==> inputs of job 5672 <==
// main
module main(
	input clk,
	input rst,
	input echo,
	input canal_serial_receptor,
	output canal_serial_transmisor,
	output servo1,
	output servo2,
	output servo3,
	output servo4,
	output servo5,
	output [7:0] leds,
	output trig,
	output [7:0] seg,
	output [3:0] an
    );
==> flow/config.mk <==
export PLATFORM = sky130hd
export DESIGN_NAME = main
export DESIGN_NICKNAME = main
export VERILOG_FILES = /design/flow/design.v
export SDC_FILE = /design/flow/constraint.sdc
export NUM_CORES = 4
export LEC_CHECK = 0
export CAP_MARGIN = 20
export CORE_MARGIN = 2
export CORE_UTILIZATION = 72
export CTS_CLUSTER_DIAMETER = 313
export CTS_CLUSTER_SIZE = 14
export SETUP_SLACK_MARGIN = -0.32
export SLEW_MARGIN = 20
==> flow/constraint.sdc <==
create_clock -name core_clock -period 4.27 [get_ports {clk}]
set_input_delay 0.8540 -clock core_clock [delete_from_list [all_inputs] [get_ports {clk}]]
set_output_delay 0.8540 -clock core_clock [all_outputs]
set_load 0.01 [all_outputs]
run.sh (not shown) runs the stock make flow with config.mk's settings and CLKGATE_MAP_FILE=.
==> job 5769: changes against job 5672 <==
--- a/flow/config.mk
+++ b/flow/config.mk
@@ -7,8 +7,6 @@
 export LEC_CHECK = 0
 export CAP_MARGIN = 20
 export CORE_MARGIN = 2
-export CORE_UTILIZATION = 72
-export CTS_CLUSTER_DIAMETER = 313
+export CORE_UTILIZATION = 66
 export CTS_CLUSTER_SIZE = 14
-export SETUP_SLACK_MARGIN = -0.32
 export SLEW_MARGIN = 20
==> flow/constraint.sdc (replaced) <==
create_clock -name core_clock -period 6.5 [get_ports {clk}]
set_input_delay 1.3000 -clock core_clock [delete_from_list [all_inputs] [get_ports {clk}]]
set_output_delay 1.3000 -clock core_clock [all_outputs]
set_load 0.01 [all_outputs]
==> results.txt <==
flow finished, numbers: outcome=finished clean, H-tree Lvls=3, crit path buf inv count=4, Setup crit end=SevenSeg.BCDTo7Seg.seg[0]$_SDFF_PP1_, Die Span Y=242 um, fraction of area in registers=between 30% and 40%, number of warnings in the stage logs=~85, area post-placement=37800 um^2, first-pass GRT wire length=between 100000 and 150000 um, Internal=a little under 7 mW, Plain + repair buffers=roughly 47, vias in the first global route=around 30000, Post-CTS Setup Bufs=0
Source of the figures above: job 5769

==> results.txt <==
flow finished, numbers: Setup crit end=SevenSeg.BCDTo7Seg.seg[3]$_SDFF_PP1_, vias in the first global route=~30000, first-pass GRT wire length=137000 um, H-tree Lvls=2, outcome=complete, but fails checks, area post-placement=about 40000 um^2, final setup vio count=9, GRT Total Usage=29.3%, Plain + repair buffers=between 150 and 200, Fillers=3729, number of warnings in the stage logs=roughly 88, final worst slack=-0.427 ns, crit path buf inv count=5, Die Span Y=approximately 230 um, layout check faults=negative setup slack, Internal=8.38 mW, Post-CTS Setup Bufs=9
Source of the figures above: job 5672


---

==> inputs of v22 <==
main again, from the RTL that the note above started with.
clock: 6.8 ns
lec_check: 0
cap_margin: 20
core_margin: 2
core_utilization: 71
gpl_timing_driven: 1
max_routing_layer: met5
place_density_lb_addon: 0.21
setup_slack_margin: 1.86
slew_margin: 20
==> inputs of v16, as changes to v22 <==
==> flow/config.mk (replaced) <==
export PLATFORM = sky130hd
export DESIGN_NAME = main
export DESIGN_NICKNAME = main
export VERILOG_FILES = /design/flow/design.v
export SDC_FILE = /design/flow/constraint.sdc
export NUM_CORES = 4
export LEC_CHECK = 0
export ABC_AREA = 0
export CAP_MARGIN = 20
export CELL_PAD_IN_SITES_DETAIL_PLACEMENT = 1
export CELL_PAD_IN_SITES_GLOBAL_PLACEMENT = 3
export CORE_MARGIN = 6
export CORE_UTILIZATION = 52
export CTS_CLUSTER_DIAMETER = 376
export CTS_CLUSTER_SIZE = 87
export GPL_ROUTABILITY_DRIVEN = 0
export GPL_TIMING_DRIVEN = 0
export HOLD_SLACK_MARGIN = -0.02
export MAX_ROUTING_LAYER = met4
export MIN_ROUTING_LAYER = met2
export PLACE_DENSITY = 0.93
export SLEW_MARGIN = 20
==> flow/constraint.sdc (replaced) <==
create_clock -name core_clock -period 4.42 [get_ports {clk}]
set_input_delay 0.8840 -clock core_clock [delete_from_list [all_inputs] [get_ports {clk}]]
set_output_delay 0.8840 -clock core_clock [all_outputs]
set_load 0.01 [all_outputs]
==> inputs of v31, as changes to v22 <==
==> flow/config.mk (replaced) <==
export PLATFORM = sky130hd
export DESIGN_NAME = main
export DESIGN_NICKNAME = main
export VERILOG_FILES = /design/flow/design.v
export SDC_FILE = /design/flow/constraint.sdc
export NUM_CORES = 4
export LEC_CHECK = 0
export CAP_MARGIN = 30
export CELL_PAD_IN_SITES_GLOBAL_PLACEMENT = 3
export CORE_MARGIN = 2
export CORE_UTILIZATION = 24
export CTS_CLUSTER_SIZE = 56
export GPL_TIMING_DRIVEN = 0
export HOLD_SLACK_MARGIN = 0.02
export MAX_ROUTING_LAYER = met4
export SLEW_MARGIN = 5
export TNS_END_PERCENT = 85
==> flow/constraint.sdc (replaced) <==
create_clock -name core_clock -period 5.95 [get_ports {clk}]
set_input_delay 1.1900 -clock core_clock [delete_from_list [all_inputs] [get_ports {clk}]]
set_output_delay 1.1900 -clock core_clock [all_outputs]
set_load 0.01 [all_outputs]
==> comparison table <==
quantity                                                                                  v16                                                     v22                                                     v31
Outcome                                                                stopped before the end                                 complete, no violations                                 complete, no violations
Failing step                                                             3_1_place_gp_skip_io                                                       -                                                       -
Final clock period utilization by the worst path                                            -                                                   71.9%                                                   93.5%
Total chip power                                                                            -                                               0.00788 W                                                0.0104 W
Sequential share of power                                                                   -                                                   49.0%                                                   42.5%
First-pass GRT wire length                                                                  -                                                  135 mm                                                  188 mm
Clock transition at the registers of the reported paths                                     -                                                   60 ps                                                   60 ps
Met3 Track Usage GR                                                                         -                                                   4.36%                                                   2.05%
Kind of capture point of the worst setup path                                               -                                                    flop                                                    flop
Slew of the pin with the lowest slew margin                                                 -                                                  967 ps                                                  963 ps
Worst min path class                                                                        -                                                 reg2reg                                                 reg2reg
Depth of the critical timing path with buffers and inverters included                       -                                                      21                                                      29
Register cell area after layout                                                             -                                              13,000 um2                                              13,000 um2
Critical hold path startpoint                                                               -                   SevenSeg.BCDTo7Seg.sseg[5]$_SDFF_PP0_                   SevenSeg.BCDTo7Seg.sseg[6]$_SDFF_PP0_
Maximum resistive drop on vdd                                                               -                                                0.198 mV                                                0.179 mV
Die Wd                                                                                 280 um                                                  233 um                                                  398 um
Critical path startpoint                                                                    -  controlador_sensor_distancia.distancia[6]$_SDFFE_PP0P_  controlador_sensor_distancia.distancia[6]$_SDFFE_PP0P_
Clock latency on the worst-skew pair                                                        -                                                  610 ps                                                  680 ps
Data required time of the worst path                                                        -                                                 7290 ps                                                 6470 ps
Sink count of the clock tree                                                                -                                                     648                                                     648
DRC marker count from the first detailed-route iteration                                    -                                                   2,260                                                   1,637
Post-CTS Setup Bufs                                                                         -                                                      25                                                       2
Worst Hold Depth                                                                            -                                                       1                                                       1
Largest stage delay on the critical path                                                    -                                                  490 ps                                                  390 ps
Most repeated library cell on the critical path                                             -                                                    ha_4                                                   inv_1
Number of standard cells in the layout, taps in and fillers out                             -                                                   5,329                                                   6,901
Post-route cell area                                                                        -                                              40,800 um2                                              43,500 um2
Power is estimated from default activity; no workload was simulated.
